==> design/flow/design.v <==
module sync 
( 
    input  logic CLKip, 
    input  logic SIGi,
    output logic SIGo
);
    logic meta_sig;
    always_ff @(posedge CLKip) meta_sig <= SIGi;
    always_ff @(posedge CLKip) SIGo     <= meta_sig;
endmodule
module mem 
    # ( 
    parameter DATA_WIDTH = 32
    ) (
    input  logic                  CLKip,
    input  logic                  RDi,       
    input  logic                  WEi,     
    input  logic [DATA_WIDTH-1:0] DATAi,
    output logic [DATA_WIDTH-1:0] Qo
);
	logic [DATA_WIDTH-1:0] ram;
	always_ff @(posedge CLKip) if (WEi) ram <= DATAi;
	always_ff @(posedge CLKip) if (RDi) Qo <= ram;
endmodule
`timescale 1ns/1ps
module uart_rx 
    # (
    parameter FREQ_CLK  = 100_000_000,  
    parameter DATA_WDTH = 8          
    ) (
    input   wire                    CLKip,  
    input   wire                    RSTi,  
    input   wire                    RXi,  
    input   wire                    BAUD_RATE_RDi,  
    input   wire                    BAUD_RATE_WEi,  
    input   logic [31:0]            BAUD_RATEi,  
    output  logic                   DONEo,  
    output  logic                   READYo,  
    output  logic [DATA_WDTH-1:0]   DATAo  
    );
    int unsigned                    baud_rate;  
    int unsigned                    bit_cntr;  
    int unsigned                    half_bit_cntr;  
    logic                           half_rx_strb;  
    logic                           rx_strb;  
    int unsigned                    clk_count;  
    logic [$clog2(DATA_WDTH+1)-1:0] bit_idx;   
    logic [DATA_WDTH-1:0]           data;  
    logic                           rx;  
    logic                           rst;  
    logic                           done;  
    logic                           ready;  
    logic                           baud_rate_read;  
    logic                           baud_rate_we;  
    int unsigned                    br;  
    sync rx_stab (.CLKip (CLKip), .SIGi (RXi), .SIGo (rx));
    sync rst_stab (.CLKip (CLKip), .SIGi (RSTi), .SIGo (rst));
    sync br_we_stab (.CLKip (CLKip), .SIGi (BAUD_RATE_WEi), .SIGo (baud_rate_we));
    sync br_rd_stab (.CLKip (CLKip), .SIGi (BAUD_RATE_RDi), .SIGo (baud_rate_read));
    mem baud_rate_mem (
        .CLKip  (CLKip),
        .RDi    (baud_rate_read),  
        .WEi    (baud_rate_we),
        .DATAi  (baud_rate), 
        .Qo     (br)
        );
    typedef enum logic [1:0] {       
        IDLE    = 2'h0,
        START   = 2'h1,
        RECEIVE = 2'h2,
        STOP    = 2'h3
    } statetype;
    statetype STATE;
    always_comb begin: calc_bit_value
        baud_rate = BAUD_RATEi;
        bit_cntr = FREQ_CLK / baud_rate;
        half_bit_cntr = bit_cntr >> 1;
    end
always @(posedge CLKip) begin: strobe_logic
    if (rst) begin
        clk_count <= 0;
        half_rx_strb <= 0;
        rx_strb <= 0;
    end else begin
        case (STATE)
            IDLE: begin
                clk_count <= 0;
                half_rx_strb <= 0;
                rx_strb <= 0;
            end
            START: begin
                if (clk_count == half_bit_cntr) begin
                    half_rx_strb <= 1;
                    clk_count <= 0;
                end
                else begin
                    half_rx_strb <= 0;
                    clk_count <= clk_count + 1;
                end                
            end
            RECEIVE: begin
                if (clk_count == bit_cntr) begin
                    rx_strb <= 1;
                    clk_count <= 0;
                end
                else begin
                    rx_strb <= 0;
                    clk_count <= clk_count + 1;
                end                  
            end
            STOP: begin
                if (clk_count == bit_cntr) begin
                    rx_strb <= 1;
                    clk_count <= 0;
                end
                else begin
                    rx_strb <= 0;
                    clk_count <= clk_count + 1;
                end                  
            end  
            default: begin
                clk_count <= 0;
            end
        endcase
    end
end
    always_ff @(posedge CLKip) begin: fsm_uart_rx
        if (rst) begin
            bit_idx     <= 0;
            STATE       <= IDLE;
            done        <= 0;
        end
        else begin
            case (STATE)
                IDLE: begin
                    ready          <= 1;
                    if (rx == 1'b0) STATE <= rx ? IDLE : START;
                end
                START: begin
                    ready          <= 0;
                    done           <= 0;
                    if (half_rx_strb) begin
                        STATE <= rx ? IDLE : RECEIVE;
                    end
                    else begin 
                        STATE <= START;
                    end
                end
                RECEIVE: begin
                    if (rx_strb) begin
                        /*verilator lint_off WIDTHTRUNC*/                        
                        data[bit_idx] <= rx;
                        /*verilator lint_on WIDTHTRUNC*/
                        if (bit_idx < DATA_WDTH-1) begin 
                            bit_idx <= bit_idx + 1;
                        end
                        else begin 
                            bit_idx <= 0;
                            STATE   <= STOP;
                            done    <= 1;
                        end 
                    end
                    else begin
                        STATE <= RECEIVE;
                    end  
                end
                STOP: begin
                    if (rx_strb) STATE <= rx_strb ? IDLE : STOP;
                end
                default: begin
                    STATE <= IDLE;
                end 
            endcase            
        end   
    end 
    always_comb begin: set_out
        DATAo = data;
        READYo = ready;
        DONEo = done;
    end
endmodule
`timescale 1ns/1ps
module fifo #(
    parameter DATA_WIDTH = 8,
    parameter FIFO_DEPTH = 16,
    parameter LOG2_DEPTH = $clog2(FIFO_DEPTH)
) (
    input  logic                     CLKip,
    input  logic                     RSTi,
    input  logic                     WEi,
    input  logic [DATA_WIDTH-1:0]    DATAi,
    input  logic                     RDi,
    output logic [DATA_WIDTH-1:0]    DATAo,
    output logic                     FULLo,
    output logic                     EMPTYo
);
    logic [DATA_WIDTH-1:0] memory [0:FIFO_DEPTH-1];
    logic [LOG2_DEPTH:0]   count;
    logic [LOG2_DEPTH-1:0] wr_ptr;
    logic [LOG2_DEPTH-1:0] rd_ptr;
    logic [1:0] count_state;
    always_ff @(posedge CLKip or posedge RSTi) begin
        if (RSTi) begin
            wr_ptr  <= '0;
            rd_ptr  <= '0;
            count   <= '0;
            count_state <= '0;
        end 
        else begin
            if (WEi && !FULLo) begin: write
                wr_ptr <= (wr_ptr == '1) ? 0 : wr_ptr + 1;
            end
            if (RDi && !EMPTYo) begin: read
                rd_ptr <= (rd_ptr == '1) ? 0 : rd_ptr + 1;
            end
            case ({WEi && !FULLo, RDi && !EMPTYo})
                2'b01:   count <= count - 1;
                2'b10:   count <= count + 1;
                2'b11:   count <= count;
                default: count <= count;
            endcase
        end
    end
    always_ff @(posedge CLKip) begin
        if (!RSTi && WEi && !FULLo) memory[wr_ptr] <= DATAi;
        if (!RSTi && RDi && !EMPTYo) DATAo <= memory[rd_ptr];
    end
    always_comb begin: status
        FULLo  = (count == FIFO_DEPTH);
        EMPTYo = (count == 0);
    end
endmodule
`timescale 1ns/1ps
module uart #(
    parameter CLK_FREQ = 100_000_000,   
    parameter DATA_WIDTH = 8,           
    parameter FIFO_DEPTH = 16           
) (
    input  logic                    CLKip,        
    input  logic                    RSTi,         
    input  logic                    RXi,          
    input  logic [31:0]             BAUD_RATEi,   
    input  logic                    BAUD_RATE_WEi,  
    input  logic                    BAUD_RATE_RDi,  
    output logic                    DONEo,
    output logic [DATA_WIDTH-1:0]   DATAo,  
    output logic                    EMPTYo,   
    output logic                    FULLo     
);
    logic [DATA_WIDTH-1:0] data;
    logic done;
    logic ready;
    logic RDi;
    always_ff @(posedge CLKip) begin
        RDi <= 1;
        DONEo <=done;
    end
    uart_rx #(
        .FREQ_CLK       (CLK_FREQ),
        .DATA_WDTH      (DATA_WIDTH)
    ) uart_rx_inst (
        .CLKip          (CLKip),
        .RSTi           (RSTi),
        .RXi            (RXi),
        .BAUD_RATEi     (BAUD_RATEi),
        .BAUD_RATE_WEi  (BAUD_RATE_WEi),
        .BAUD_RATE_RDi  (BAUD_RATE_RDi),
        .DONEo          (done),
        .READYo         (ready),
        .DATAo          (data)
    );
    fifo #(
        .DATA_WIDTH     (DATA_WIDTH),
        .FIFO_DEPTH     (FIFO_DEPTH)
    ) fifo_inst (
        .CLKip          (CLKip),
        .RSTi           (RSTi),
        .WEi            (done),        
        .DATAi          (data),      
        .RDi            (RDi),          
        .DATAo          (DATAo),      
        .FULLo          (FULLo),      
        .EMPTYo         (EMPTYo)     
    );
endmodule
==> design/flow/run.sh <==
#!/bin/bash
# the make line also repeats each setting of config.mk as NAME=value (left out here)
make -C /OpenROAD-flow-scripts/flow DESIGN_CONFIG=/design/flow/config.mk WORK_HOME=/design/flow/orfs CLKGATE_MAP_FILE= finish
==> design/flow/config.mk <==
export PLATFORM = sky130hd
export DESIGN_NAME = uart
export DESIGN_NICKNAME = uart
export VERILOG_FILES = /design/flow/design.v
export SDC_FILE = /design/flow/constraint.sdc
export NUM_CORES = 4
export LEC_CHECK = 0
export CAP_MARGIN = 20
export CELL_PAD_IN_SITES_GLOBAL_PLACEMENT = 3
export CORE_MARGIN = 6
export CORE_UTILIZATION = 55
export CTS_CLUSTER_SIZE = 61
export MAX_ROUTING_LAYER = met5
export SLEW_MARGIN = 5
export TNS_END_PERCENT = 95
==> design/flow/constraint.sdc <==
create_clock -name core_clock -period 89.1 [get_ports {CLKip}]
set_input_delay 17.8200 -clock core_clock [delete_from_list [all_inputs] [get_ports {CLKip}]]
set_output_delay 17.8200 -clock core_clock [all_outputs]
set_load 0.01 [all_outputs]
==> results_dict.tcl, run 1 <==
# metrics dict for downstream scripts
set metrics [dict create \
    ys.flops 205 \
    ys_types 107 \
    synthCells 5633 \
    synth-edff-count 144 \
    topCellsByArea "ha_1 (15%), edfxtp_1 (10%), xnor2_1 (6.1%), nor2_1 (5.9%), a21oi_1 (5.6%)" \
    ys_cells 5633 \
    rows 100 \
    fp.dieH_um 287 \
    postSynthSeqShare_pct 13.5 \
    yosysWarnings 5 \
    ys_sh_xor_pct 9.48 \
    post_synth_instance_area_um2 41500 \
    chipArea_um2 82200 \
    die_x_um 287 \
    fa_ha_area_share_pct 15.3 \
    yosys_area_um2 41500 \
    top_area_share_pct 15.3 \
    synthAoiAreaFrac_pct 29.9 \
    yosysTopAreaCell "ha_1" \
    initCoreUtil_pct 55.7 \
    tool.error "[ERROR GPL-0301] Utilization 123.869 % exceeds 100%." \
    async_flop_share_pct 6.34 \
    core_region_area_um2 74600 \
    logic_family "AND-OR/OR-AND gates" \
    syn_avg_cell_area_um2 7.37 \
    ys_sh_mux_pct 4.44 \
    yosys-top-cells-count "nor2_1 (649), nand2_1 (570), ha_1 (509)" \
    stop_stage "3_1_place_gp_skip_io" \
    status "did not finish" \
    ff_type "edfxtp_1" \
    synth_nets 6179 \
    ys_sh_simple_pct 23.3 \
    top_cell "nor2_1" \
]
==> run 2: changes to the inputs <==
Settings changed: ABC_AREA set to 0, CAP_MARGIN 20 to 35, CELL_PAD_IN_SITES_DETAIL_PLACEMENT set to 1, CELL_PAD_IN_SITES_GLOBAL_PLACEMENT 3 to 1, CORE_ASPECT_RATIO set to 0.94, CORE_MARGIN 6 to 2, CORE_UTILIZATION 55 to 52, CTS_CLUSTER_DIAMETER set to 225, CTS_CLUSTER_SIZE 61 to unset, GPL_ROUTABILITY_DRIVEN set to 0, GPL_TIMING_DRIVEN set to 0, MAX_ROUTING_LAYER met5 to unset, MIN_ROUTING_LAYER set to met2, PLACE_DENSITY_LB_ADDON set to 0.1, SETUP_SLACK_MARGIN set to -0.56, SLEW_MARGIN 5 to 15, TNS_END_PERCENT 95 to 50.
Clock period 89.1 ns to 174.0 ns, I/O delays scaled along.
==> results_dict.tcl, run 2 <==
# metrics dict for downstream scripts
set metrics [dict create \
    yosysTopAreaCell "ha_1" \
    rows 100 \
    synth-edff-count 144 \
    syn_avg_cell_area_um2 7.37 \
    die_x_um 295 \
    stop_stage "5_1_grt" \
    ys_sh_simple_pct 23.3 \
    ys_sh_xor_pct 9.48 \
    ys_sh_mux_pct 4.44 \
    ys.flops 205 \
    synth_nets 6179 \
    fp.dieH_um 278 \
    clk_path_buf_depth 3 \
    yosys_area_um2 41500 \
    fa_ha_area_share_pct 15.3 \
    postSynthSeqShare_pct 13.5 \
    yosysWarnings 5 \
    topCellsByArea "ha_1 (15%), edfxtp_1 (10%), xnor2_1 (6.1%), nor2_1 (5.9%), a21oi_1 (5.6%)" \
    core_region_area_um2 79100 \
    cts-hold-fix-buffers 0 \
    io_pins 48 \
    ff_type "edfxtp_1" \
    htreeDepth 1 \
    tool.error "[ERROR GRT-0116] Global routing finished with congestion. Check the congestion regions in the DRC Viewer." \
    logic_family "AND-OR/OR-AND gates" \
    cts_buffers 24 \
    top_cell "nor2_1" \
    synthCells 5633 \
    cts_resized 0 \
    grtUsageTotal_pct 82.2 \
    io_buffer_count 44 \
    cts_sinks 205 \
    hpwlAfterDp_um 157000 \
    grt.overflow.total 231 \
    chipArea_um2 82100 \
    status "did not finish" \
    initCoreUtil_pct 52.5 \
    async_flop_share_pct 6.34 \
    top_area_share_pct 15.3 \
    ctsRootBufferMaster "clkbuf_16" \
    ys_cells 5633 \
    post_synth_instance_area_um2 41500 \
    yosys-top-cells-count "nor2_1 (649), nand2_1 (570), ha_1 (509)" \
    post-cts-setup-buffers 0 \
    synthAoiAreaFrac_pct 29.9 \
    ys_types 107 \
]
run 2: layer usage:
| metal | overflow | track usage [%] |
|---|---|---|
| met3 | 157 | 92.0 |
| met5 | 50 | 70.0 |
| met4 | 6 | 63.5 |
| met1 | - | - |
| met2 | 18 | 84.7 |
run 2: through the flow:
stage          util (%)  setup slack, ps  cells  power, mW  instance area, µm²
4_1_cts            56.5            37750   6837      0.192               44700
3_5_place_dp       55.6            38740   6794      0.142               43900
3_3_place_gp       54.7            37460   6748      0.136               43300
2_1_floorplan         -            69280   5633      0.115               41500
==> run 3: changes to the inputs <==
Settings changed: ABC_AREA 0 to unset, CAP_MARGIN 35 to 40, CELL_PAD_IN_SITES_DETAIL_PLACEMENT 1 to unset, CORE_ASPECT_RATIO 0.94 to unset, CORE_MARGIN 2 to 6, CORE_UTILIZATION 52 to 62, CTS_CLUSTER_DIAMETER 225 to 298, CTS_CLUSTER_SIZE set to 48, GPL_ROUTABILITY_DRIVEN 0 to unset, GPL_TIMING_DRIVEN 0 to unset, PLACE_DENSITY_LB_ADDON 0.1 to 0.28, SETUP_SLACK_MARGIN -0.56 to unset, SLEW_MARGIN 15 to 20, TNS_END_PERCENT 50 to unset.
Clock period 174.0 ns to 179.0 ns, I/O delays scaled along.
==> results_dict.tcl, run 3 <==
# metrics dict for downstream scripts
set metrics [dict create \
    synthAoiAreaFrac_pct 29.9 \
    fa_ha_area_share_pct 15.3 \
    post-place-ws_ps 61150 \
    logic_family "AND-OR/OR-AND gates" \
    status "did not finish" \
    ys_sh_xor_pct 9.48 \
    async_flop_share_pct 6.34 \
    rows 94 \
    grt.overflow.total 2 \
    initCoreUtil_pct 62.9 \
    postSynthSeqShare_pct 13.5 \
    core_region_area_um2 66000 \
    ys_types 107 \
    ys_cells 5633 \
    gp_congestion 1.27 \
    cts-hold-fix-buffers 0 \
    yosys-top-cells-count "nor2_1 (649), nand2_1 (570), ha_1 (509)" \
    cts_resized 0 \
    clk_path_buf_depth 3 \
    syn_avg_cell_area_um2 7.37 \
    ys_sh_mux_pct 4.44 \
    grtUsageTotal_pct 65.3 \
    cts_sinks 205 \
    htreeDepth 1 \
    post-cts-setup-buffers 0 \
    synthCells 5633 \
    ff_type "edfxtp_1" \
    yosysTopAreaCell "ha_1" \
    top_area_share_pct 15.3 \
    dp_cells 6432 \
    io_pins 48 \
    ctsRootBufferMaster "clkbuf_16" \
    synth_nets 6179 \
    synth-edff-count 144 \
    post_synth_instance_area_um2 41500 \
    ys.flops 205 \
    chipArea_um2 73300 \
    topCellsByArea "ha_1 (15%), edfxtp_1 (10%), xnor2_1 (6.1%), nor2_1 (5.9%), a21oi_1 (5.6%)" \
    ys_sh_simple_pct 23.3 \
    stop_stage "5_1_grt" \
    yosys_area_um2 41500 \
    cts_buffers 8 \
    yosysWarnings 5 \
    tool.error "[ERROR GRT-0116] Global routing finished with congestion. Check the congestion regions in the DRC Viewer." \
    fp.dieH_um 271 \
    io_buffer_count 45 \
    die_x_um 271 \
    hpwlAfterDp_um 119000 \
    top_cell "nor2_1" \
]
-- run 3: stage by stage --
step,area (µm²),hold slack (ps)
after floorplan,41500,310
after global placement,42800,311
after detailed placement,43000,315
after CTS,43300,347
-- run 3: metal layers --
| metal | track usage, % | overflow |
|---|---|---|
| met1 | - | - |
| met2 | 69.7 | 0 |
| met3 | 77.5 | 2 |
| met4 | 41.6 | 0 |
| met5 | 47.0 | 0 |
==> run 4: changes to the inputs <==
Settings changed: CAP_MARGIN 40 to 25, CELL_PAD_IN_SITES_GLOBAL_PLACEMENT 1 to unset, CORE_MARGIN 6 to 2, CORE_UTILIZATION 62 to 65, CTS_CLUSTER_DIAMETER 298 to unset, CTS_CLUSTER_SIZE 48 to unset, MIN_ROUTING_LAYER met2 to unset, PLACE_DENSITY set to 0.6, PLACE_DENSITY_LB_ADDON 0.28 to unset, TNS_END_PERCENT set to 5.
Clock period 179.0 ns to 67.7 ns, I/O delays scaled along.
==> results_dict.tcl, run 4 <==
# metrics dict for downstream scripts
set metrics [dict create \
    chipArea_um2 65900 \
    hpwlAfterDp_um 196000 \
    synthCells 5633 \
    synthAoiAreaFrac_pct 29.9 \
    synth-edff-count 144 \
    syn_avg_cell_area_um2 7.37 \
    die_x_um 257 \
    status "did not finish" \
    fp.dieH_um 257 \
    logic_family "AND-OR/OR-AND gates" \
    yosys_area_um2 41500 \
    gp_congestion 1.16 \
    synth_nets 6179 \
    ff_type "edfxtp_1" \
    ys_sh_simple_pct 23.3 \
    stop_stage "4_1_cts" \
    io_pins 48 \
    fa_ha_area_share_pct 15.3 \
    core_region_area_um2 63100 \
    top_cell "nor2_1" \
    topCellsByArea "ha_1 (15%), edfxtp_1 (10%), xnor2_1 (6.1%), nor2_1 (5.9%), a21oi_1 (5.6%)" \
    yosysWarnings 5 \
    ys_sh_mux_pct 4.44 \
    rows 92 \
    yosysTopAreaCell "ha_1" \
    ys.flops 205 \
    async_flop_share_pct 6.34 \
    ys_sh_xor_pct 9.48 \
    yosys-top-cells-count "nor2_1 (649), nand2_1 (570), ha_1 (509)" \
    initCoreUtil_pct 65.8 \
    io_buffer_count 45 \
    ys_cells 5633 \
    tool.error "[ERROR DPL-0038] Utilization greater than 100%, impossible to legalize" \
    ys_types 107 \
    post_synth_instance_area_um2 41500 \
    top_area_share_pct 15.3 \
    postSynthSeqShare_pct 13.5 \
]
run 4: metrics by stage:
step                      cell area (µm²)  hold WS [ps]  instances  util [%]  setup WS, ps
after floorplan                     44100           310       5633         -         -2470
after global placement              61100           309       8577      96.9         -5360
after detailed placement            61100           312       8577      96.9        -11030
==> run 5: changes to the inputs <==
Settings changed: CAP_MARGIN 25 to 20, CORE_UTILIZATION 65 to 53, CTS_CLUSTER_DIAMETER set to 364, PLACE_DENSITY 0.6 to unset, SETUP_SLACK_MARGIN set to 0.53, TNS_END_PERCENT 5 to unset.
Clock period 67.7 ns to 72.7 ns, I/O delays scaled along.
==> results_dict.tcl, run 5 <==
# metrics dict for downstream scripts
set metrics [dict create \
    placed_area_um2 61500 \
    rows 102 \
    chipArea_um2 80600 \
    tool.error "[ERROR GRT-0116] Global routing finished with congestion. Check the congestion regions in the DRC Viewer." \
    htreeDepth 1 \
    post-place-ws_ps -4640 \
    postSynthSeqShare_pct 13.5 \
    top_cell "nor2_1" \
    dp_cells 8850 \
    synthCells 5633 \
    ys_sh_mux_pct 4.44 \
    fa_ha_area_share_pct 15.3 \
    async_flop_share_pct 6.34 \
    topCellsByArea "ha_1 (15%), edfxtp_1 (10%), xnor2_1 (6.1%), nor2_1 (5.9%), a21oi_1 (5.6%)" \
    cts_buffers 22 \
    stop_stage "5_1_grt" \
    logic_family "AND-OR/OR-AND gates" \
    die_x_um 284 \
    clk_path_buf_depth 3 \
    top_area_share_pct 15.3 \
    ys_sh_simple_pct 23.3 \
    core_region_area_um2 77500 \
    io_pins 48 \
    cts_sinks 205 \
    gp_congestion 1.06 \
    synth-edff-count 144 \
    syn_avg_cell_area_um2 7.37 \
    ys_sh_xor_pct 9.48 \
    ctsRootBufferMaster "clkbuf_16" \
    hpwlAfterDp_um 164000 \
    post_synth_instance_area_um2 41500 \
    yosys-top-cells-count "nor2_1 (649), nand2_1 (570), ha_1 (509)" \
    grt.overflow.total 17 \
    yosysTopAreaCell "ha_1" \
    status "did not finish" \
    io_buffer_count 45 \
    fp.dieH_um 284 \
    ff_type "edfxtp_1" \
    initCoreUtil_pct 53.6 \
    grtUsageTotal_pct 62.2 \
    yosys_area_um2 41500 \
    ys_types 107 \
    ys_cells 5633 \
    yosysWarnings 5 \
    synthAoiAreaFrac_pct 29.9 \
    synth_nets 6179 \
    ys.flops 205 \
]
-- run 5: per-layer routing --
metal | track usage, % | GRT overflow
met1 | 67.5 | 0
met4 | 49.7 | 5
met3 | 40.6 | 6
met2 | 82.3 | 6
met5 | 20.1 | 0
-- run 5: stage by stage --
step                TNS (ps)  utilization [%]
floorplan                  0                -
global placement     -116630             79.4
detailed placement   -155120             79.4
CTS                   -45070             81.8
-- run 5: what timing repair did --
| item | CTS |
|---|---|
| hold buffers | 0 |
| cloned | 1 |
| resized | 194 |
| setup endpoints to repair | 34 |
| buffers inserted | 42 |
| pin swaps | 79 |
==> run 6: changes to the inputs <==
Settings changed: ABC_AREA set to 0, CELL_PAD_IN_SITES_DETAIL_PLACEMENT set to 0, CELL_PAD_IN_SITES_GLOBAL_PLACEMENT set to 0, CORE_ASPECT_RATIO set to 0.94, CORE_UTILIZATION 53 to 66, CTS_CLUSTER_DIAMETER 364 to unset, GPL_TIMING_DRIVEN set to 1, SETUP_SLACK_MARGIN 0.53 to -0.56, SLEW_MARGIN 20 to 40, TNS_END_PERCENT set to 20.
Clock period 72.7 ns to 78.0 ns, I/O delays scaled along.
==> results_dict.tcl, run 6 <==
# metrics dict for downstream scripts
set metrics [dict create \
    ys_sh_mux_pct 4.44 \
    chipArea_um2 64900 \
    synthAoiAreaFrac_pct 29.9 \
    tool.error "[ERROR GRT-0116] Global routing finished with congestion. Check the congestion regions in the DRC Viewer." \
    yosys_area_um2 41500 \
    post-place-ws_ps -2460 \
    top_area_share_pct 15.3 \
    fp.dieH_um 247 \
    ys_sh_simple_pct 23.3 \
    cts_sinks 205 \
    rows 89 \
    grtUsageTotal_pct 67.9 \
    ff_type "edfxtp_1" \
    syn_avg_cell_area_um2 7.37 \
    async_flop_share_pct 6.34 \
    yosysTopAreaCell "ha_1" \
    cts_buffers 20 \
    logic_family "AND-OR/OR-AND gates" \
    ys_types 107 \
    gp_congestion 1.15 \
    io_pins 48 \
    ys.flops 205 \
    status "did not finish" \
    ys_cells 5633 \
    synth_nets 6179 \
    synthCells 5633 \
    ctsRootBufferMaster "clkbuf_16" \
    post_synth_instance_area_um2 41500 \
    stop_stage "5_1_grt" \
    yosys-top-cells-count "nor2_1 (649), nand2_1 (570), ha_1 (509)" \
    htreeDepth 1 \
    core_region_area_um2 62500 \
    hpwlAfterDp_um 145000 \
    ys_sh_xor_pct 9.48 \
    synth-edff-count 144 \
    fa_ha_area_share_pct 15.3 \
    topCellsByArea "ha_1 (15%), edfxtp_1 (10%), xnor2_1 (6.1%), nor2_1 (5.9%), a21oi_1 (5.6%)" \
    initCoreUtil_pct 66.4 \
    die_x_um 263 \
    postSynthSeqShare_pct 13.5 \
    yosysWarnings 5 \
    top_cell "nor2_1" \
    clk_path_buf_depth 3 \
    placed_area_um2 54300 \
    grt.overflow.total 104 \
    io_buffer_count 45 \
]
==> run 6: per-layer routing <==
metal,global-route usage (%),GRT overflow
met1,71.5,10
met2,87.6,45
met3,47.9,6
met4,57.5,43
met5,31.7,0
==> run 6: repair_timing <==
action / CTS
hold buffers: 0
resized: 91
buffers inserted: 12
pin swaps: 10
setup endpoints to repair: 34
==> run 6: per-stage QoR <==
step / cells / TNS, ps
4_1_cts: 7903 / -17010
3_5_place_dp: 7855 / -80850
3_3_place_gp: 7855 / -35120
2_1_floorplan: 5633 / -17430
==> run 7: changes to the inputs <==
Settings changed: ABC_AREA 0 to unset, CELL_PAD_IN_SITES_DETAIL_PLACEMENT 0 to unset, CELL_PAD_IN_SITES_GLOBAL_PLACEMENT 0 to unset, CORE_ASPECT_RATIO 0.94 to 0.5, CORE_UTILIZATION 66 to 72, CTS_CLUSTER_DIAMETER set to 358, CTS_CLUSTER_SIZE set to 93, GPL_TIMING_DRIVEN 1 to unset, PLACE_DENSITY set to 0.41, SETUP_SLACK_MARGIN -0.56 to -1.21, SLEW_MARGIN 40 to 20, TNS_END_PERCENT 20 to 15.
Clock period 78.0 ns to 34.6 ns, I/O delays scaled along.
==> results_dict.tcl, run 7 <==
# metrics dict for downstream scripts
set metrics [dict create \
    status "did not finish" \
    stop_stage "3_5_place_dp" \
    tool.error "[ERROR DPL-0038] Utilization greater than 100%, impossible to legalize" \
    postSynthSeqShare_pct 13.5 \
    top_area_share_pct 15.3 \
    synthCells 5633 \
    die_x_um 344 \
    synthAoiAreaFrac_pct 29.9 \
    yosys_area_um2 41500 \
    ys_sh_simple_pct 23.3 \
    ys_types 107 \
    yosysWarnings 5 \
    initCoreUtil_pct 72.6 \
    topCellsByArea "ha_1 (15%), edfxtp_1 (10%), xnor2_1 (6.1%), nor2_1 (5.9%), a21oi_1 (5.6%)" \
    fa_ha_area_share_pct 15.3 \
    ys_sh_mux_pct 4.44 \
    logic_family "AND-OR/OR-AND gates" \
    post_synth_instance_area_um2 41500 \
    synth_nets 6179 \
    rows 62 \
    yosysTopAreaCell "ha_1" \
    core_region_area_um2 57200 \
    io_pins 48 \
    chipArea_um2 59700 \
    ys_sh_xor_pct 9.48 \
    top_cell "nor2_1" \
    io_buffer_count 45 \
    synth-edff-count 144 \
    yosys-top-cells-count "nor2_1 (649), nand2_1 (570), ha_1 (509)" \
    fp.dieH_um 174 \
    syn_avg_cell_area_um2 7.37 \
    gp_congestion 1.25 \
    ys.flops 205 \
    async_flop_share_pct 6.34 \
    ff_type "edfxtp_1" \
    ys_cells 5633 \
]
==> run 8: changes to the inputs <==
Settings changed: CAP_MARGIN 20 to 0, CORE_ASPECT_RATIO 0.5 to unset, SETUP_SLACK_MARGIN -1.21 to unset.
Clock period 34.6 ns to 36.0 ns, I/O delays scaled along.
==> results_dict.tcl, run 8 <==
# metrics dict for downstream scripts
set metrics [dict create \
    status "did not finish" \
    stop_stage "3_5_place_dp" \
    tool.error "[ERROR DPL-0038] Utilization greater than 100%, impossible to legalize" \
    fp.dieH_um 244 \
    core_region_area_um2 57400 \
    io_buffer_count 45 \
    logic_family "AND-OR/OR-AND gates" \
    ys_sh_mux_pct 4.44 \
    synthAoiAreaFrac_pct 29.9 \
    ys.flops 205 \
    top_cell "nor2_1" \
    initCoreUtil_pct 72.3 \
    io_pins 48 \
    topCellsByArea "ha_1 (15%), edfxtp_1 (10%), xnor2_1 (6.1%), nor2_1 (5.9%), a21oi_1 (5.6%)" \
    ff_type "edfxtp_1" \
    yosysTopAreaCell "ha_1" \
    post_synth_instance_area_um2 41500 \
    synth-edff-count 144 \
    ys_cells 5633 \
    rows 88 \
    yosys_area_um2 41500 \
    syn_avg_cell_area_um2 7.37 \
    postSynthSeqShare_pct 13.5 \
    yosysWarnings 5 \
    gp_congestion 1.27 \
    synthCells 5633 \
    yosys-top-cells-count "nor2_1 (649), nand2_1 (570), ha_1 (509)" \
    ys_sh_simple_pct 23.3 \
    ys_types 107 \
    chipArea_um2 59600 \
    die_x_um 244 \
    async_flop_share_pct 6.34 \
    synth_nets 6179 \
    top_area_share_pct 15.3 \
    ys_sh_xor_pct 9.48 \
    fa_ha_area_share_pct 15.3 \
]
run 8: per-stage QoR:
step | worst slack [ps] | total power [mW] | setup TNS [ps] | instances | area (µm²)
2_1_floorplan | -27630 | 0.570 | -936940 | 5633 | 44200
3_3_place_gp | -28150 | 0.768 | -955450 | 8485 | 60900
==> run 9: changes to the inputs <==
Settings changed: CAP_MARGIN 0 to 20, CORE_UTILIZATION 72 to 66, CTS_CLUSTER_DIAMETER 358 to unset, CTS_CLUSTER_SIZE 93 to 37, PLACE_DENSITY 0.41 to unset, TNS_END_PERCENT 15 to unset.
Clock period 36.0 ns to 92.4 ns, I/O delays scaled along.
==> results_dict.tcl, run 9 <==
# flow metrics
set metrics [dict create \
    status "complete, no violations" \
    powerDensity_nw_per_um2 7.65 \
    chipArea_um2 64900 \
    critPathKind "in2reg" \
    grt_max_degree 49 \
    via_per_inst 7.04 \
    maxPowerGroup "combinational cells" \
    leakagePower_nw 20.0 \
    ff_type "edfxtp_1" \
    drt-pass1-iter-count 7 \
    cts-hold-fix-buffers 0 \
    hold_depth 0 \
    relSlewSlack_pct 21.3 \
    ys_sh_mux_pct 4.44 \
    fin_nets 6466 \
    tool_warnings 38 \
    min_to "uart_rx_inst.rx_stab.SIGo$_DFF_P_" \
    post-route-util_pct 75.0 \
    async_flop_share_pct 6.34 \
    core_region_area_um2 61900 \
    path_buffers 35 \
    post-place-ws_ps -571 \
    topCellsByArea "ha_1 (15%), edfxtp_1 (10%), xnor2_1 (6.1%), nor2_1 (5.9%), a21oi_1 (5.6%)" \
    power_switching_mw 0.137 \
    slowest_delay_ps 860 \
    cts_sinks 205 \
    r2r_start "uart_rx_inst.clk_count[30]$_SDFF_PP0_" \
    yosysTopAreaCell "ha_1" \
    drtAntennaViolNets 0 \
    end_kind "register" \
    postSynthSeqShare_pct 13.5 \
    hpwlAfterDp_um 124000 \
    worstPathMaxFanout 32 \
    startpoint "BAUD_RATEi[30]" \
    max_freq_mhz 11.1 \
    path_depth 283 \
    area_growth_syn_to_layout_pct 12.0 \
    ys_sh_xor_pct 9.48 \
    die_x_um 255 \
    top_cell "nor2_1" \
    antenna_found_initial 4 \
    synthCells 5633 \
    wire_per_inst_um 23.9 \
    ys_types 107 \
    start_kind "input pin" \
    p_comb_share_pct 45.9 \
    ctsRootBufferMaster "clkbuf_16" \
    first_global_vias 43918 \
    hp-class "reg2reg" \
    cts_tree "yes" \
    logic_family "AND-OR/OR-AND gates" \
    num_vias 47709 \
    fin_ws_ps 2700 \
    top_area_share_pct 15.3 \
    routed_wl_um 162000 \
    drtIter0Drc 6177 \
    r2r_end "uart_rx_inst.clk_count[13]$_SDFF_PP0_" \
    syn_avg_cell_area_um2 7.37 \
    drc_errors 0 \
    crit_end "uart_rx_inst.clk_count[19]$_SDFF_PP0_" \
    cts_buffers 22 \
    ys_sh_simple_pct 23.3 \
    path_common_cell "ha_1" \
    post-route-min-period_ps 89700 \
    finalPower_mw 0.356 \
    switching_share_pct 38.5 \
    io_buffer_count 45 \
    io_pins 48 \
    fp.dieH_um 255 \
    grt.overflow.total 0 \
    clock_latency_ps 520 \
    yosys-top-cells-count "nor2_1 (649), nand2_1 (570), ha_1 (509)" \
    hp-start "uart_rx_inst.rx_stab.meta_sig$_DFF_P_" \
    p_seq_mw 0.110 \
    clk_path_buf_depth 3 \
    yosysWarnings 5 \
    synth-edff-count 144 \
    grt_pass1_wl_um 245000 \
    grtUsageTotal_pct 48.0 \
    fa_ha_area_share_pct 15.3 \
    synthAoiAreaFrac_pct 29.9 \
    cts.clk_slew.worst_paths_ps 60 \
    fin_skew_ps 19.2 \
    worstPathRequired_ps 92800 \
    gp_congestion 1.09 \
    tightest_slew_ps 1170 \
    max_cap_viol_count 0 \
    whs_ps 332 \
    clockPowerShare_pct 23.2 \
    rrSetupSlack_ps 88470 \
    p_int_mw 0.219 \
    yosys_area_um2 41500 \
    post_synth_instance_area_um2 41500 \
    hold_violations 0 \
    htreeDepth 1 \
    worst_path_max_delay_cell "o41ai_1" \
    fin_crit_sh_pct 97.1 \
    powerClk_mw 0.0825 \
    setup_viol 0 \
    ff2ff_path_depth 12 \
    p_comb_mw 0.163 \
    arrival_ps 90100 \
    drv_slew 0 \
    ys_cells 5633 \
    crit_family "AND-OR/OR-AND gates" \
    seq_power_share_pct 30.8 \
    initCoreUtil_pct 67.0 \
    synth_nets 6179 \
    ys.flops 205 \
    rows 91 \
    irDropWorstVdd_mv 0.0204 \
]
run 9: cell type report:
| type | instances | area [µm²] |
|---|---|---|
| clock inverter | 10 | 56.3 |
| tap | 837 | 1050 |
| multi-input combinational | 5006 | 34600 |
| fill | 4984 | 15500 |
| inverter | 206 | 773 |
| sequential | 205 | 5610 |
| clock buffer | 29 | 598 |
| antenna | 3 | 7.51 |
| timing repair buffer | 479 | 3810 |
run 9: through the flow:
| step | TNS [ps] | cells | cell area (µm²) |
|---|---|---|---|
| 6_report | 0 | 6775 | 46500 |
| 5_1_grt | -10620 | 6772 | 46500 |
| 4_1_cts | 0 | 6755 | 46100 |
| 3_5_place_dp | -18160 | 6716 | 45400 |
| 3_3_place_gp | 0 | 6715 | 45400 |
| 2_1_floorplan | 0 | 5633 | 41500 |
run 9: what timing repair did:
item | 4_1_cts | 5_1_grt
resized | 2 | 72
endpoints found under the setup margin | 33 | 34
buffers inserted | 0 | 17
pin swaps | 0 | 9
run 9: layer usage:
metal	vias to the layer above	wire [µm]	share of wire, %	track usage, %
li1	21739	-	-	-
met1	21796	59700	37	59.7
met2	3275	68100	42	74.3
met3	895	20300	12	9.62
met4	4	14000	8.6	34.1
met5	-	27	0.017	0
==> run 10: changes to the inputs <==
Settings changed: CORE_UTILIZATION 66 to 60, CTS_CLUSTER_SIZE 37 to 93, PLACE_DENSITY set to 0.41.
Clock period 92.4 ns to 47.9 ns, I/O delays scaled along.
==> results_dict.tcl, run 10 <==
# metrics dict for downstream scripts
set metrics [dict create \
    core_region_area_um2 68600 \
    yosysTopAreaCell "ha_1" \
    synthCells 5633 \
    synth_nets 6179 \
    ys_types 107 \
    rows 96 \
    top_cell "nor2_1" \
    io_buffer_count 45 \
    initCoreUtil_pct 60.5 \
    fa_ha_area_share_pct 15.3 \
    synthAoiAreaFrac_pct 29.9 \
    hpwlAfterDp_um 172000 \
    logic_family "AND-OR/OR-AND gates" \
    ys_cells 5633 \
    yosys-top-cells-count "nor2_1 (649), nand2_1 (570), ha_1 (509)" \
    ys_sh_xor_pct 9.48 \
    tool.error "[ERROR DPL-0038] Utilization greater than 100%, impossible to legalize" \
    fp.dieH_um 267 \
    synth-edff-count 144 \
    ys.flops 205 \
    topCellsByArea "ha_1 (15%), edfxtp_1 (10%), xnor2_1 (6.1%), nor2_1 (5.9%), a21oi_1 (5.6%)" \
    yosys_area_um2 41500 \
    status "did not finish" \
    ys_sh_mux_pct 4.44 \
    post-place-ws_ps -22620 \
    async_flop_share_pct 6.34 \
    syn_avg_cell_area_um2 7.37 \
    io_pins 48 \
    postSynthSeqShare_pct 13.5 \
    ys_sh_simple_pct 23.3 \
    stop_stage "4_1_cts" \
    chipArea_um2 71300 \
    top_area_share_pct 15.3 \
    post_synth_instance_area_um2 41500 \
    die_x_um 267 \
    yosysWarnings 5 \
    gp_congestion 1.18 \
    ff_type "edfxtp_1" \
]
## run 10: stage by stage
stage / area (µm²) / instances
3_3_place_gp: 61500 / 8693
3_5_place_dp: 61500 / 8693
2_1_floorplan: 44200 / 5633
==> run 11: changes to the inputs <==
Settings changed: CORE_UTILIZATION 60 to 65, CTS_CLUSTER_SIZE 93 to unset, PLACE_DENSITY 0.41 to unset.
Clock period 47.9 ns to 95.1 ns, I/O delays scaled along.
==> results_dict.tcl, run 11 <==
# metrics dict for downstream scripts
set metrics [dict create \
    ys_cells 5633 \
    topCellsByArea "ha_1 (15%), edfxtp_1 (10%), xnor2_1 (6.1%), nor2_1 (5.9%), a21oi_1 (5.6%)" \
    postSynthSeqShare_pct 13.5 \
    top_cell "nor2_1" \
    synthAoiAreaFrac_pct 29.9 \
    ff_type "edfxtp_1" \
    ctsRootBufferMaster "clkbuf_16" \
    stop_stage "5_1_grt" \
    grtUsageTotal_pct 72.8 \
    synth_nets 6179 \
    syn_avg_cell_area_um2 7.37 \
    placed_area_um2 51000 \
    logic_family "AND-OR/OR-AND gates" \
    yosysWarnings 5 \
    cts-hold-fix-buffers 0 \
    dp_cells 7459 \
    fa_ha_area_share_pct 15.3 \
    ys_sh_xor_pct 9.48 \
    gp_congestion 1.06 \
    grt.overflow.total 128 \
    io_pins 48 \
    htreeDepth 1 \
    clk_path_buf_depth 3 \
    synth-edff-count 144 \
    die_x_um 257 \
    ys_sh_mux_pct 4.44 \
    post_synth_instance_area_um2 41500 \
    yosys-top-cells-count "nor2_1 (649), nand2_1 (570), ha_1 (509)" \
    fp.dieH_um 257 \
    chipArea_um2 65900 \
    ys.flops 205 \
    rows 92 \
    top_area_share_pct 15.3 \
    hpwlAfterDp_um 140000 \
    synthCells 5633 \
    yosys_area_um2 41500 \
    ys_sh_simple_pct 23.3 \
    cts_sinks 205 \
    io_buffer_count 45 \
    status "did not finish" \
    ys_types 107 \
    tool.error "[ERROR GRT-0232] Routing congestion too high. Check the congestion heatmap in the GUI." \
    async_flop_share_pct 6.34 \
    initCoreUtil_pct 65.8 \
    core_region_area_um2 63100 \
    yosysTopAreaCell "ha_1" \
    cts_buffers 21 \
    post-cts-setup-buffers 0 \
]
==> run 11: through the flow <==
step                worst slack [ps]  hold WS [ps]
floorplan                       6160           310
global placement                2450           311
detailed placement               473           315
CTS                              242           335
==> run 11: repair_timing <==
| action | in CTS |
|---|---|
| cloned | 0 |
| gates resized | 4 |
| endpoints found under the setup margin | 33 |
==> run 11: per-layer routing <==
layer / GRT usage, % / GRT overflow
met1: 76.0 / 15
met2: 90.2 / 55
met3: 54.9 / 13
met4: 64.1 / 43
met5: 36.3 / 2
==> run 12: changes to the inputs <==
Settings changed: ABC_AREA set to 1, CAP_MARGIN 20 to 0, PLACE_DENSITY set to 0.6.
Clock period 95.1 ns to 67.0 ns, I/O delays scaled along.
==> results_dict.tcl, run 12 <==
# metrics dict for downstream scripts
set metrics [dict create \
    chipArea_um2 61700 \
    yosysWarnings 5 \
    top_cell "nand2_1" \
    synth-edff-count 144 \
    die_x_um 248 \
    core_region_area_um2 59000 \
    post-place-ws_ps -10690 \
    yosysTopAreaCell "ha_1" \
    stop_stage "4_1_cts" \
    ff_type "edfxtp_1" \
    fa_ha_area_share_pct 16.4 \
    rows 89 \
    synth_nets 6497 \
    topCellsByArea "ha_1 (16%), nand2_1 (14%), edfxtp_1 (11%), inv_1 (7.1%), a21oi_1 (6.9%)" \
    io_buffer_count 45 \
    fp.dieH_um 248 \
    hpwlAfterDp_um 130000 \
    ys_sh_xor_pct 9.74 \
    yosys_area_um2 38800 \
    status "did not finish" \
    ys_sh_simple_pct 29.7 \
    tool.error "[ERROR DPL-0038] Utilization greater than 100%, impossible to legalize" \
    ys.flops 205 \
    ys_types 92 \
    async_flop_share_pct 6.34 \
    synthAoiAreaFrac_pct 19.2 \
    synthCells 5951 \
    initCoreUtil_pct 65.8 \
    postSynthSeqShare_pct 14.4 \
    logic_family "simple AND/OR/NAND/NOR gates" \
    top_area_share_pct 16.4 \
    yosys-top-cells-count "nand2_1 (1453), inv_1 (732), a21oi_1 (535)" \
    ys_sh_mux_pct 0.593 \
    ys_cells 5951 \
    post_synth_instance_area_um2 38800 \
    dp_cells 8539 \
    io_pins 48 \
    syn_avg_cell_area_um2 6.52 \
    gp_congestion 0.998 \
]
==> run 12: per-stage QoR <==
step / area (µm²) / total power [mW] / util [%] / hold WS, ps
3_3_place_gp: 55100 / 0.387 / 93.4 / 313
2_1_floorplan: 40400 / 0.296 / - / 310
3_5_place_dp: 55100 / 0.407 / 93.4 / 320
==> run 13: changes to the inputs <==
Settings changed: ABC_AREA 1 to unset, CAP_MARGIN 0 to 20, CORE_UTILIZATION 65 to 40.
Clock period 67.0 ns to 200.0 ns, I/O delays scaled along.
==> results_dict.tcl, run 13 <==
# flow metrics
set metrics [dict create \
    yosys_area_um2 41500 \
    hp-class "reg2reg" \
    leakagePower_nw 18.2 \
    grt_max_degree 40 \
    grt.overflow.total 0 \
    post-cts-setup-buffers 0 \
    grt_pass1_wl_um 244000 \
    drv_slew 0 \
    status "complete, no violations" \
    r2r_start "uart_rx_inst.clk_count[30]$_SDFF_PP0_" \
    clockPowerShare_pct 24.7 \
    fa_ha_area_share_pct 15.3 \
    rows 118 \
    path_buffers 23 \
    fin_nets 6121 \
    top_area_share_pct 15.3 \
    gp_congestion 1.00 \
    grt_most_used_layer "met2" \
    initCoreUtil_pct 40.2 \
    slowest_delay_ps 950 \
    ys_types 107 \
    maxPowerGroup "combinational cells" \
    post-route-min-period_ps 125960 \
    async_flop_share_pct 6.34 \
    chipArea_um2 106000 \
    num_vias 44274 \
    hp-start "uart_rx_inst.rst_stab.meta_sig$_DFF_P_" \
    ys_cells 5633 \
    irDropWorstVdd_mv 0.0154 \
    wire_per_inst_um 23.1 \
    cts_resized 0 \
    postSynthSeqShare_pct 13.5 \
    fin_crit_sh_pct 63.0 \
    tool_warnings 35 \
    r2r_end "uart_rx_inst.clk_count[13]$_SDFF_PP0_" \
    startpoint "BAUD_RATEi[31]" \
    ff2ff_path_depth 12 \
    top_cell "nor2_1" \
    drt-pass1-iter-count 6 \
    powerDensity_nw_per_um2 3.57 \
    crit_family "AND-OR/OR-AND gates" \
    synthCells 5633 \
    antennaDiodeCount 0 \
    die_x_um 326 \
    clk_path_buf_depth 3 \
    cts_sinks 205 \
    core_region_area_um2 103000 \
    yosys-top-cells-count "nor2_1 (649), nand2_1 (570), ha_1 (509)" \
    max_freq_mhz 7.94 \
    critPathKind "in2reg" \
    synth-edff-count 144 \
    worst_path_max_delay_cell "a2111oi_0" \
    arrival_ps 126360 \
    ys_sh_mux_pct 4.44 \
    logic_family "AND-OR/OR-AND gates" \
    p_comb_mw 0.0685 \
    cts-hold-fix-buffers 0 \
    post_synth_instance_area_um2 41500 \
    use_met2_pct 46.3 \
    switching_share_pct 37.0 \
    cts_tree "yes" \
    relSlewSlack_pct 19.2 \
    ys.flops 205 \
    htreeDepth 1 \
    io_pins 48 \
    end_kind "register" \
    synth_nets 6179 \
    tightest_slew_ps 1210 \
    grtUsageMet3_pct 2.96 \
    crit_end "uart_rx_inst.clk_count[13]$_SDFF_PP0_" \
    hold_violations 0 \
    drtAntennaViolNets 0 \
    path_common_cell "ha_1" \
    path_depth 277 \
    synthAoiAreaFrac_pct 29.9 \
    hpwlAfterDp_um 127000 \
    io_buffer_count 45 \
    ys_sh_xor_pct 9.48 \
    clock_latency_ps 530 \
    ys_sh_simple_pct 23.3 \
    tns_ps 0 \
    syn_avg_cell_area_um2 7.37 \
    worstPathRequired_ps 200400 \
    yosysTopAreaCell "ha_1" \
    min_to "uart_rx_inst.rst_stab.SIGo$_DFF_P_" \
    cts_buffers 22 \
    p_comb_share_pct 43.4 \
    routed_wl_um 161000 \
    max_cap_viol_count 0 \
    cts.clk_slew.worst_paths_ps 60 \
    topCellsByArea "ha_1 (15%), edfxtp_1 (10%), xnor2_1 (6.1%), nor2_1 (5.9%), a21oi_1 (5.6%)" \
    worstPathMaxFanout 39 \
    whs_ps 333 \
    p_int_mw 0.0994 \
    drtIter0Drc 4491 \
    first_global_vias 40788 \
    start_kind "input pin" \
    fp.dieH_um 326 \
    rrSetupSlack_ps 195900 \
    hold_depth 0 \
    fin_skew_ps 18.8 \
    via_per_inst 6.35 \
    ctsRootBufferMaster "clkbuf_16" \
    n_fill_cell 10707 \
    ff_type "edfxtp_1" \
    grtUsageTotal_pct 28.9 \
    p_seq_mw 0.0503 \
    area_growth_syn_to_layout_pct 6.51 \
    antenna_found_initial 1 \
    yosysWarnings 5 \
    drc_errors 0 \
    powerClk_mw 0.0389 \
    power_switching_mw 0.0584 \
    setup_viol 0 \
    post-route-util_pct 42.8 \
    rsz0062_at_grt "false" \
    seq_power_share_pct 31.9 \
    grtUsageMet1_pct 39.6 \
]
==> run 13: final cells by class <==
| class | count | area [µm²] | area share (%) |
|---|---|---|---|
| well taps | 1380 | 1730 | 3.91 |
| clock inverters | 11 | 90.1 | 0.204 |
| flip-flops and latches | 205 | 5610 | 12.7 |
| clock buffers | 29 | 587 | 1.33 |
| inverters | 206 | 773 | 1.75 |
| repair buffers | 134 | 1120 | 2.52 |
| multi-input cells | 5006 | 34300 | 77.6 |
==> run 13: metal layers <==
metal  part of all wire, %  up-vias
li1                      -    21057
met2                    44     1908
met1                    44    20979
met5                0.0081        -
met3                   7.8      328
met4                   4.7        2
==> run 13: through the flow <==
| step | cells | setup slack [ps] | total power, mW | instance area, µm² |
|---|---|---|---|---|
| 2_1_floorplan | 5633 | 90080 | 0.100 | 41500 |
| 3_3_place_gp | 6931 | 75780 | 0.118 | 43500 |
| 3_5_place_dp | 6931 | 75550 | 0.119 | 43500 |
| 4_1_cts | 6971 | 75770 | 0.158 | 44200 |
| 5_1_grt | 6971 | 69630 | 0.166 | 44200 |
| 6_report | 6971 | 74040 | 0.158 | 44200 |
==> run 14: changes to the inputs <==
Settings changed: ABC_AREA set to 0, CORE_ASPECT_RATIO set to 0.61, CORE_UTILIZATION 40 to 54, CTS_CLUSTER_SIZE set to 22, PLACE_DENSITY 0.6 to unset, PLACE_DENSITY_LB_ADDON set to 0.17, SLEW_MARGIN 20 to 35, TNS_END_PERCENT set to 5.
Clock period 200.0 ns to 199.0 ns, I/O delays scaled along.
==> results_dict.tcl, run 14 <==
# flow metrics
set metrics [dict create \
    post-route-min-period_ps 130770 \
    ctsRootBufferMaster "clkbuf_16" \
    yosys-top-cells-count "nor2_1 (649), nand2_1 (570), ha_1 (509)" \
    powerDensity_nw_per_um2 3.73 \
    switching_share_pct 37.8 \
    maxPowerGroup "combinational cells" \
    path_buffers 27 \
    grt_max_degree 40 \
    regArea_um2 5610 \
    synthAoiAreaFrac_pct 29.9 \
    hold_depth 0 \
    p_int_mw 0.102 \
    post_synth_instance_area_um2 41500 \
    ys_sh_xor_pct 9.48 \
    relSlewSlack_pct 24.2 \
    first_global_vias 39287 \
    worst_path_max_delay_cell "o31ai_1" \
    yosys_area_um2 41500 \
    via_per_inst 6.91 \
    n_fill_cell 7241 \
    setup_viol 0 \
    post-place-ws_ps 72820 \
    status "complete, no violations" \
    area_growth_syn_to_layout_pct 5.93 \
    fin_ws_ps 68230 \
    rows 79 \
    fin_skew_ps 20.5 \
    leakagePower_nw 18.3 \
    irDropWorstVdd_mv 0.00636 \
    chipArea_um2 79200 \
    clk_path_buf_depth 3 \
    clock_latency_ps 510 \
    yosysTopAreaCell "ha_1" \
    cts_tree "yes" \
    topCellsByArea "ha_1 (15%), edfxtp_1 (10%), xnor2_1 (6.1%), nor2_1 (5.9%), a21oi_1 (5.6%)" \
    top_area_share_pct 15.3 \
    max_cap_viol_count 0 \
    drtIter0Drc 6752 \
    ff_type "edfxtp_1" \
    p_seq_mw 0.0510 \
    gp_congestion 1.06 \
    antenna_found_initial 4 \
    power_switching_mw 0.0619 \
    fp.dieH_um 221 \
    postSynthSeqShare_pct 13.5 \
    drt-pass1-iter-count 6 \
    yosysWarnings 5 \
    critPathKind "in2reg" \
    ys.flops 205 \
    synth_nets 6179 \
    min_to "uart_rx_inst.rst_stab.SIGo$_DFF_P_" \
    initCoreUtil_pct 54.5 \
    ys_types 107 \
    num_vias 45749 \
    logic_family "AND-OR/OR-AND gates" \
    r2r_end "uart_rx_inst.clk_count[5]$_SDFF_PP0_" \
    slowest_delay_ps 930 \
    r2r_start "uart_rx_inst.clk_count[30]$_SDFF_PP0_" \
    die_x_um 359 \
    synthCells 5633 \
    drv_slew 0 \
    grt_pass1_wl_um 252000 \
    cts_sinks 205 \
    start_kind "input pin" \
    p_comb_mw 0.0718 \
    rrSetupSlack_ps 195030 \
    tool_warnings 35 \
    hold_violations 0 \
    seq_power_share_pct 31.2 \
    drc_errors 0 \
    fin_crit_sh_pct 65.7 \
    fa_ha_area_share_pct 15.3 \
    crit_end "uart_rx_inst.clk_count[7]$_SDFF_PP0_" \
    ys_sh_simple_pct 23.3 \
    max_freq_mhz 7.65 \
    top_cell "nor2_1" \
    routed_wl_um 172000 \
    arrival_ps 131150 \
    io_buffer_count 45 \
    end_kind "register" \
    ff2ff_path_depth 12 \
    startpoint "BAUD_RATEi[31]" \
    tightest_slew_ps 1140 \
    final-comb-area_um2 34400 \
    rsz0062_at_grt "false" \
    ys_sh_mux_pct 4.44 \
    grtUsageTotal_pct 41.5 \
    hp-class "reg2reg" \
    clockPowerShare_pct 25.0 \
    ys_cells 5633 \
    cts_resized 0 \
    syn_avg_cell_area_um2 7.37 \
    cts_buffers 22 \
    drtAntennaViolNets 0 \
    core_region_area_um2 76100 \
    crit_family "AND-OR/OR-AND gates" \
    worstPathRequired_ps 199380 \
    fin_nets 6133 \
    tns_ps 0 \
    synth-edff-count 144 \
    path_depth 284 \
    powerClk_mw 0.0409 \
    worstPathMaxFanout 39 \
    hp-start "uart_rx_inst.rst_stab.meta_sig$_DFF_P_" \
    path_common_cell "ha_1" \
    htreeDepth 1 \
    hpwlAfterDp_um 136000 \
    post-cts-setup-buffers 0 \
    cts-hold-fix-buffers 0 \
    p_comb_share_pct 43.8 \
    cts.clk_slew.worst_paths_ps 60 \
    async_flop_share_pct 6.34 \
    io_pins 48 \
    wire_per_inst_um 26.1 \
    grt.overflow.total 0 \
]
[run 14: area by class of cell]
| type | count | share of cell area [%] |
|---|---|---|
| diodes | 2 | 0.0114 |
| well taps | 1012 | 2.88 |
| inverters | 206 | 1.76 |
| flip-flops and latches | 205 | 12.8 |
| repair buffers | 146 | 2.74 |
| clock buffers | 27 | 1.34 |
| multi-input cells | 5006 | 78.2 |
| clock inverters | 12 | 0.296 |
[run 14: routing by layer]
| metal | global-route usage, % | wire, µm |
|---|---|---|
| met1 | 64.1 | 79000 |
| met4 | 7.97 | 3730 |
| met2 | 52.9 | 61400 |
| met5 | 1.49 | 164 |
| met3 | 15.5 | 28200 |
[run 14: stage by stage]
step | utilization (%) | total power [mW] | cell area, µm² | std cells | hold WS (ps)
after global routing | 57.8 | 0.171 | 44000 | 6614 | 347
after floorplan | - | 0.101 | 41500 | 5633 | 310
after CTS | 57.7 | 0.162 | 43900 | 6613 | 330
after detailed placement | 56.7 | 0.121 | 43200 | 6574 | 316
final | 57.8 | 0.164 | 44000 | 6616 | 329
after global placement | 56.7 | 0.120 | 43100 | 6574 | 312
==> run 15: changes to the inputs <==
Settings changed: ABC_AREA 0 to 1, CAP_MARGIN 20 to 0, CELL_PAD_IN_SITES_DETAIL_PLACEMENT set to 0, CELL_PAD_IN_SITES_GLOBAL_PLACEMENT set to 0, CORE_ASPECT_RATIO 0.61 to 0.94, CORE_UTILIZATION 54 to 65, CTS_CLUSTER_SIZE 22 to unset, GPL_TIMING_DRIVEN set to 1, PLACE_DENSITY_LB_ADDON 0.17 to unset, SETUP_SLACK_MARGIN set to -0.56, SLEW_MARGIN 35 to 40, TNS_END_PERCENT 5 to 90.
Clock period 199.0 ns to 63.7 ns, I/O delays scaled along.
==> results_dict.tcl, run 15 <==
# metrics dict for downstream scripts
set metrics [dict create \
    status "did not finish" \
    stop_stage "4_1_cts" \
    tool.error "[ERROR DPL-0038] Utilization greater than 100%, impossible to legalize" \
    post-place-ws_ps -12970 \
    ys.flops 205 \
    ys_sh_simple_pct 29.7 \
    ys_sh_mux_pct 0.593 \
    fp.dieH_um 241 \
    ys_sh_xor_pct 9.74 \
    ys_types 92 \
    yosysTopAreaCell "ha_1" \
    gp_congestion 1.01 \
    rows 86 \
    syn_avg_cell_area_um2 6.52 \
    logic_family "simple AND/OR/NAND/NOR gates" \
    io_pins 48 \
    core_region_area_um2 58900 \
    synth_nets 6497 \
    yosysWarnings 5 \
    hpwlAfterDp_um 131000 \
    fa_ha_area_share_pct 16.4 \
    top_area_share_pct 16.4 \
    synthCells 5951 \
    post_synth_instance_area_um2 38800 \
    io_buffer_count 45 \
    yosys_area_um2 38800 \
    dp_cells 8540 \
    synth-edff-count 144 \
    die_x_um 256 \
    synthAoiAreaFrac_pct 19.2 \
    initCoreUtil_pct 66.0 \
    top_cell "nand2_1" \
    yosys-top-cells-count "nand2_1 (1453), inv_1 (732), a21oi_1 (535)" \
    ys_cells 5951 \
    postSynthSeqShare_pct 14.4 \
    chipArea_um2 61700 \
    topCellsByArea "ha_1 (16%), nand2_1 (14%), edfxtp_1 (11%), inv_1 (7.1%), a21oi_1 (6.9%)" \
    ff_type "edfxtp_1" \
    async_flop_share_pct 6.34 \
]
==> run 15: metrics by stage <==
stage	area [µm²]	util (%)	power (mW)
after floorplan	40400	-	0.311
after global placement	55000	93.4	0.406
after detailed placement	55000	93.4	0.429
==> run 16: changes to the inputs <==
Settings changed: CAP_MARGIN 0 to 20, CORE_UTILIZATION 65 to 45, GPL_TIMING_DRIVEN 1 to 0, PLACE_DENSITY_LB_ADDON set to 0.1, TNS_END_PERCENT 90 to 20.
Clock period 63.7 ns to 103.0 ns, I/O delays scaled along.
==> results_dict.tcl, run 16 <==
# flow metrics
set metrics [dict create \
    startpoint "BAUD_RATEi[19]" \
    fa_ha_area_share_pct 16.4 \
    cts_sinks 205 \
    fin_skew_ps 12.9 \
    n_fill_cell 8893 \
    powerClk_mw 0.0764 \
    dp_cells 7113 \
    arrival_ps 95410 \
    yosys_area_um2 38800 \
    syn_avg_cell_area_um2 6.52 \
    cts_resized 0 \
    fin_ws_ps 8000 \
    path_common_cell "nand2_1" \
    async_flop_share_pct 6.34 \
    routed_wl_um 124000 \
    yosysTopAreaCell "ha_1" \
    tightest_slew_ps 849 \
    num_vias 38721 \
    status "complete, no violations" \
    ff_type "edfxtp_1" \
    worstPathMaxFanout 10 \
    synth-edff-count 144 \
    slowest_delay_ps 590 \
    cts_buffers 22 \
    die_x_um 307 \
    antenna_found_initial 0 \
    postSynthSeqShare_pct 14.4 \
    clockPowerShare_pct 25.2 \
    wire_per_inst_um 17.4 \
    critPathKind "in2reg" \
    antennaDiodeCount 0 \
    crit_end "uart_rx_inst.clk_count[26]$_SDFF_PP0_" \
    drt-pass1-iter-count 6 \
    r2r_start "uart_rx_inst.clk_count[31]$_SDFF_PP0_" \
    cts_tree "yes" \
    drv_slew 0 \
    p_comb_mw 0.131 \
    p_seq_mw 0.0963 \
    relSlewSlack_pct 43.4 \
    ctsRootBufferMaster "clkbuf_16" \
    instances_no_fill 7153 \
    tool_warnings 35 \
    synth_nets 6497 \
    io_buffer_count 44 \
    chipArea_um2 88700 \
    rrSetupSlack_ps 99080 \
    synthAoiAreaFrac_pct 19.2 \
    ys.flops 205 \
    hold_violations 0 \
    hp-start "uart_rx_inst.rst_stab.meta_sig$_DFF_P_" \
    crit_family "simple AND/OR/NAND/NOR gates" \
    worstPathRequired_ps 103420 \
    rsz0062_at_grt "false" \
    start_kind "input pin" \
    fin_nets 6570 \
    area_growth_syn_to_layout_pct 6.98 \
    ys_sh_xor_pct 9.74 \
    logic_family "simple AND/OR/NAND/NOR gates" \
    p_int_mw 0.182 \
    drc_errors 0 \
    gp_congestion 0.949 \
    synthCells 5951 \
    ff2ff_path_depth 14 \
    rows 104 \
    yosys-top-cells-count "nand2_1 (1453), inv_1 (732), a21oi_1 (535)" \
    fp.dieH_um 289 \
    via_per_inst 5.41 \
    worst_path_max_delay_cell "nor4_1" \
    max_cap_viol_count 0 \
    post-route-min-period_ps 95000 \
    hold_depth 0 \
    maxPowerGroup "combinational cells" \
    topCellsByArea "ha_1 (16%), nand2_1 (14%), edfxtp_1 (11%), inv_1 (7.1%), a21oi_1 (6.9%)" \
    cts-hold-fix-buffers 0 \
    post-place-ws_ps 8530 \
    ys_types 92 \
    clk_path_buf_depth 3 \
    ys_cells 5951 \
    core_region_area_um2 85500 \
    hpwlAfterDp_um 101000 \
    end_kind "register" \
    io_pins 48 \
    final-comb-area_um2 29400 \
    irDropWorstVdd_mv 0.0100 \
    path_depth 490 \
    post_synth_instance_area_um2 38800 \
    initCoreUtil_pct 45.4 \
    min_to "uart_rx_inst.rst_stab.SIGo$_DFF_P_" \
    switching_share_pct 40.1 \
    r2r_end "uart_rx_inst.clk_count[26]$_SDFF_PP0_" \
    top_cell "nand2_1" \
    ys_sh_simple_pct 29.7 \
    grt_max_degree 34 \
    first_global_vias 35476 \
    grt_pass1_wl_um 195000 \
    tns_ps 0 \
    ys_sh_mux_pct 0.593 \
    post-cts-setup-buffers 0 \
    fin_crit_sh_pct 92.2 \
    setup_viol 0 \
    grt.overflow.total 0 \
    clock_latency_ps 530 \
    drtAntennaViolNets 0 \
    yosysWarnings 5 \
    regArea_um2 5610 \
    p_comb_share_pct 43.1 \
    max_freq_mhz 10.5 \
    top_area_share_pct 16.4 \
    path_buffers 88 \
    hp-class "reg2reg" \
    drtIter0Drc 3084 \
    power_switching_mw 0.122 \
    cts.clk_slew.worst_paths_ps 60 \
    powerDensity_nw_per_um2 7.31 \
    grtUsageTotal_pct 27.4 \
    seq_power_share_pct 31.7 \
    htreeDepth 1 \
    whs_ps 329 \
    leakagePower_nw 20.7 \
]
-- run 16: stage by stage --
step                      util, %  cell area, µm²  power (mW)
final                        48.6           41500       0.303
after global routing         48.6           41500       0.323
after CTS                    48.6           41500       0.303
after detailed placement     47.8           40800       0.227
after global placement       47.6           40700       0.225
after floorplan                 -           38800       0.189
-- run 16: area by class of cell --
type | count | share of cell area [%]
multi-input cells | 4838 | 70.8
well taps | 1113 | 3.35
repair buffers | 49 | 1.36
clock inverters | 12 | 0.199
clock buffers | 28 | 1.45
inverters | 775 | 7.11
plain buffers | 133 | 2.24
flip-flops and latches | 205 | 13.5
-- run 16: routing by layer --
metal  routed length (µm)  share of wire (%)  vias to the layer above  GRT usage, %
li1                     -                  -                    20157             -
met1                63300                 51                    17445          41.5
met2                52200                 42                     1029          43.0
met3                 7000                5.6                       90          2.13
met4                 1900                1.5                        0          4.13
met5                    0                  0                        -             0
==> run 17: changes to the inputs <==
Settings changed: CORE_UTILIZATION 45 to 65, GPL_TIMING_DRIVEN 0 to 1, PLACE_DENSITY_LB_ADDON 0.1 to unset, TNS_END_PERCENT 20 to 90.
Clock period 103.0 ns to 78.5 ns, I/O delays scaled along.
==> results_dict.tcl, run 17 <==
# flow metrics
set metrics [dict create \
    status "complete, no violations" \
    path_depth 469 \
    ys_sh_mux_pct 0.593 \
    arrival_ps 77010 \
    leakagePower_nw 22.4 \
    irDropWorstVdd_mv 0.0203 \
    area_growth_syn_to_layout_pct 17.3 \
    power_switching_mw 0.158 \
    logic_family "simple AND/OR/NAND/NOR gates" \
    hp-start "uart_rx_inst.rx_stab.meta_sig$_DFF_P_" \
    via_per_inst 5.86 \
    ctsRootBufferMaster "clkbuf_16" \
    ys.flops 205 \
    start_kind "input pin" \
    grt_max_degree 67 \
    tns_ps 0 \
    post_synth_instance_area_um2 38800 \
    die_x_um 256 \
    hp-class "reg2reg" \
    initCoreUtil_pct 66.0 \
    path_buffers 71 \
    yosys-top-cells-count "nand2_1 (1453), inv_1 (732), a21oi_1 (535)" \
    synthCells 5951 \
    ff_type "edfxtp_1" \
    io_buffer_count 45 \
    crit_family "simple AND/OR/NAND/NOR gates" \
    drv_slew 0 \
    num_vias 41332 \
    drtIter0Drc 4139 \
    syn_avg_cell_area_um2 6.52 \
    hpwlAfterDp_um 86600 \
    cts_tree "yes" \
    cts.clk_slew.worst_paths_ps 60 \
    n_fill_cell 4669 \
    top_cell "nand2_1" \
    path_common_cell "nand2_1" \
    finalPower_mw 0.405 \
    async_flop_share_pct 6.34 \
    slowest_delay_ps 470 \
    wire_per_inst_um 17.0 \
    drt-pass1-iter-count 9 \
    cts_sinks 205 \
    crit_end "uart_rx_inst.clk_count[12]$_SDFF_PP0_" \
    chipArea_um2 61700 \
    max_freq_mhz 13.1 \
    seq_power_share_pct 31.8 \
    fa_ha_area_share_pct 16.4 \
    end_kind "register" \
    grtUsageTotal_pct 35.2 \
    whs_ps 326 \
    core_region_area_um2 58900 \
    worstPathMaxFanout 20 \
    antennaDiodeCount 0 \
    antenna_found_initial 0 \
    setup_viol 0 \
    p_int_mw 0.247 \
    max_cap_viol_count 0 \
    min_to "uart_rx_inst.rx_stab.SIGo$_DFF_P_" \
    startpoint "BAUD_RATEi[20]" \
    fin_nets 6795 \
    tool_warnings 38 \
    critPathKind "in2reg" \
    yosysWarnings 5 \
    r2r_end "uart_rx_inst.clk_count[12]$_SDFF_PP0_" \
    yosysTopAreaCell "ha_1" \
    ys_sh_xor_pct 9.74 \
    topCellsByArea "ha_1 (16%), nand2_1 (14%), edfxtp_1 (11%), inv_1 (7.1%), a21oi_1 (6.9%)" \
    grt_pass1_wl_um 180000 \
    rows 86 \
    rsz0062_at_grt "true" \
    ys_sh_simple_pct 29.7 \
    relSlewSlack_pct 34.6 \
    clockPowerShare_pct 24.2 \
    powerClk_mw 0.0981 \
    synth_nets 6497 \
    cts_buffers 21 \
    fin_skew_ps 24.0 \
    p_seq_mw 0.129 \
    synth-edff-count 144 \
    ys_cells 5951 \
    yosys_area_um2 38800 \
    fp.dieH_um 241 \
    p_comb_mw 0.178 \
    first_global_vias 35860 \
    synthAoiAreaFrac_pct 19.2 \
    routed_wl_um 120000 \
    r2r_start "uart_rx_inst.clk_count[29]$_SDFF_PP0_" \
    clk_path_buf_depth 3 \
    io_pins 48 \
    post-route-min-period_ps 76600 \
    rrSetupSlack_ps 74600 \
    powerDensity_nw_per_um2 8.89 \
    hold_depth 0 \
    worstPathRequired_ps 78910 \
    tightest_slew_ps 980 \
    p_comb_share_pct 44.0 \
    post-route-util_pct 77.4 \
    htreeDepth 1 \
    drc_errors 0 \
    clock_latency_ps 520 \
    hold_violations 0 \
    fin_crit_sh_pct 97.6 \
    worst_path_max_delay_cell "clkdlybuf4s50_1" \
    top_area_share_pct 16.4 \
    drtAntennaViolNets 0 \
    grt.overflow.total 0 \
    ff2ff_path_depth 15 \
    switching_share_pct 39.0 \
    ys_types 92 \
    maxPowerGroup "combinational cells" \
    cts-hold-fix-buffers 0 \
    gp_congestion 0.953 \
    postSynthSeqShare_pct 14.4 \
]
run 17: area by class of cell:
| cell class | count | area, µm² | share of cell area [%] |
|---|---|---|---|
| clock buffers | 23 | 533 | 1.17 |
| multi-input cells | 4841 | 31600 | 69.5 |
| well taps | 792 | 991 | 2.18 |
| repair inverters | 2 | 11.3 | 0.0247 |
| repair buffers | 403 | 3620 | 7.95 |
| flip-flops and latches | 205 | 5610 | 12.3 |
| clock inverters | 15 | 131 | 0.288 |
| inverters | 775 | 3010 | 6.60 |
run 17: metrics by stage:
stage | setup WS, ps | cells | instance area [µm²]
after global routing | -2510 | 7056 | 45600
after global placement | -787 | 6868 | 41000
final | 1900 | 7056 | 45600
after floorplan | 4080 | 5951 | 38800
after CTS | -534 | 6906 | 41700
after detailed placement | -1510 | 6868 | 41000
run 17: timing repair:
item,4_1_cts,5_1_grt
setup endpoints to repair,33,34
buffers inserted,0,137
cloned,0,18
endpoints found under the hold margin,0,0
pin swaps,0,193
gates resized,16,519
run 17: layer usage:
layer | wire length [µm] | vias to the layer above | track usage (%)
met1 | 54500 | 18933 | 51.2
met2 | 53100 | 1571 | 56.7
met4 | 3410 | 0 | 7.83
met3 | 9220 | 215 | 2.72
li1 | - | 20613 | -
met5 | 0 | - | 0
Power is estimated from default activity; no workload was simulated.
